Setup of ember:
==> flow/design.v (excerpt) <==
module i16_biquad(
    input CLK, RST,
    input unsigned [15:0] A,
    output signed [15:0] B,
    input signed [15:0] b_0,
    input signed [15:0] b_1,
    input signed [15:0] b_2,
    input signed [15:0] a_1,
    input signed [15:0] a_2
);
Size in the first run: ~6000 cells after synthesis, ~71 flip-flops, about 110 I/O pins.
export LEC_CHECK = 0
export CAP_MARGIN = 20
export CORE_MARGIN = 2
export CORE_UTILIZATION = 72
export CTS_CLUSTER_SIZE = 33
export MAX_ROUTING_LAYER = met4
export PLACE_DENSITY = 0.64
export SLEW_MARGIN = 20
create_clock -name core_clock -period 13.6 [get_ports {CLK}]
run.sh (not shown) runs the stock make flow with config.mk's settings and CLKGATE_MAP_FILE=.
Finished, but not clean: ember, with setup timing.
[inputs] juniper vs ember
- a deleted CTS_CLUSTER_SIZE that had been 33
- a change of CORE_UTILIZATION from 72 to 65
- a deleted PLACE_DENSITY that had been 0.64
--- outcome ---
[flow] juniper | stages: complete | final checks: fail | reason: setup timing. Taking ember as the reference point, the count of clock-buffer cells in the layout of juniper falls by 2. Insertion delay at the late pin of the worst-skew pair delta (ember -> juniper): insignificant. As of juniper, first-iteration DRC count had fallen by more than 10% compared to ember. Of juniper and ember, it is juniper that has the higher non-clock buffer count. juniper ends up with a number of tap instances that is about 11% higher than in ember. Critical path depth ends up higher on juniper. Looking only at total routed wirelength, and setting everything else aside, the higher value of juniper and ember goes to ember.
For lagoon, these inputs were changed with respect to juniper:
- changing CORE_UTILIZATION from 65 to 31
- removing MAX_ROUTING_LAYER (formerly met4)
- changing the clock period (ns, I/O delays scaled along) from 13.6 to 15.8
Results
- lagoon vs juniper: die boundary width up by more than a quarter
- lagoon did not stop at any stage, and its layout met the timing, design-rule and antenna checks.
- Taking juniper as the reference, in lagoon wire length of the first global-routing pass saw an increase; final area saw a decrease; final critical-path setup slack saw an increase.
- From juniper to lagoon the numbers moved as follows: number of instances resized during post-cts repair shrank by 90%.
#### Input delta (zinc over lagoon)
- TNS_END_PERCENT now 5, previously not set
- CTS_CLUSTER_DIAMETER now 27, previously not set
- CORE_UTILIZATION now 72, was 31
- PLACE_DENSITY_LB_ADDON now 0.27, previously not set
- the clock period (ns, I/O delays scaled along) now 16.0, was 15.8
## What came out
- The ratio of final minimum period to clock period in zinc sits 0.37 points above the value recorded for lagoon.
- Compared with lagoon, in zinc worst hold slack after final layout saw a decrease, number of flops mapped to enable cells by yosys did not really move, number of CTS-inserted buffers about even, first-iteration DRC count rose 35%.


## west
i16_biquad again, from the RTL that the note above started with.
make LEC_CHECK=0 CAP_MARGIN=20 CELL_PAD_IN_SITES_DETAIL_PLACEMENT=1 CORE_MARGIN=2 CORE_UTILIZATION=22 CTS_CLUSTER_SIZE=11 PLACE_DENSITY_LB_ADDON=0.14 SLEW_MARGIN=30 finish   # period 17.5 ns
Here is what was changed in the inputs of north compared with west.
- PLACE_DENSITY_LB_ADDON removed (was 0.14)
- CTS_CLUSTER_SIZE removed (was 11)
- SLEW_MARGIN changed from 30 to 20
- CORE_UTILIZATION changed from 22 to 40
- CELL_PAD_IN_SITES_DETAIL_PLACEMENT removed (was 1)
- the clock period (ns, I/O delays scaled along) changed from 17.5 to 15.8
## What came out
- Per the comparison of north with west, final cell count now sits lower; depth of the critical timing path with buffers and inverters included went up.


i16_biquad again, from the RTL that the note above started with.
export LEC_CHECK = 0
export ABC_AREA = 1
export CAP_MARGIN = 20
export CORE_MARGIN = 2
export CORE_UTILIZATION = 72
export CTS_CLUSTER_DIAMETER = 242
export CTS_CLUSTER_SIZE = 99
export PLACE_DENSITY = 0.41
export SETUP_SLACK_MARGIN = 2.66
export SLEW_MARGIN = 20
export TNS_END_PERCENT = 10
create_clock -name core_clock -period 9.14 [get_ports {CLK}]
The starting point reached the layout checks and failed them: setup timing.
Next try:
ABC_AREA = unset   (was 1)
CORE_UTILIZATION = 66   (was 72)
CTS_CLUSTER_DIAMETER = unset   (was 242)
CTS_CLUSTER_SIZE = unset   (was 99)
PLACE_DENSITY = unset   (was 0.41)
SETUP_SLACK_MARGIN = unset   (was 2.66)
TNS_END_PERCENT = unset   (was 10)
clock period = 13.6 ns   (was 9.14 ns; I/O delays follow)
What happened:
- The changed run finished but failed the layout checks on setup timing
- wire length goes down by a quarter to a third
- non-clock buffer count goes down by 204
- design area goes down by a few percent
Next try:
CORE_ASPECT_RATIO = 0.5   (was unset)
CORE_UTILIZATION = 72   (was 66)
CTS_CLUSTER_SIZE = 33   (was unset)
MAX_ROUTING_LAYER = met4   (was unset)
PLACE_DENSITY = 0.64   (was unset)
SETUP_SLACK_MARGIN = 3.28   (was unset)
=> The changed run finished with setup timing left. First-iteration DRC count grows by 61%. Clock skew grows by 0.0066 ns. Via count grows by 7.6%. Final cell count shrinks by 0.66%. Worst setup slack is worse by 0.37 ns. Die area shrinks by 8.1%. Register-to-register slack is worse by 0.21 ns. Synthesized area does not change. Final area grows by 1.4%.
Next try:
CORE_ASPECT_RATIO = unset   (was 0.5)
CORE_UTILIZATION = 40   (was 72)
CTS_CLUSTER_SIZE = unset   (was 33)
MAX_ROUTING_LAYER = unset   (was met4)
PLACE_DENSITY = unset   (was 0.64)
SETUP_SLACK_MARGIN = unset   (was 3.28)
clock period = 16.0 ns   (was 13.6 ns; I/O delays follow)
=> Now the flow finished with timing, DRC and antenna clean. Register-to-register slack improves by 2.5 ns. Global-route usage fell by 22 points. Cell count rose by 8.7%. Setup slack improves by 1.9 ns. Design area fell by 4.1%. Routed wire length fell by 14%. Via count fell by 9.4%. Core utilization fell by 40 points.
Next try:
CORE_UTILIZATION = 65   (was 40)
CTS_CLUSTER_DIAMETER = 27   (was unset)
After rerunning:
- The changed run went through all stages and came out clean
- die size went down by 38%
- worst setup slack gets better by 0.015 ns
- wire length came out lower by 0.59%
- count of clock-buffer cells in the layout came out lower by 1
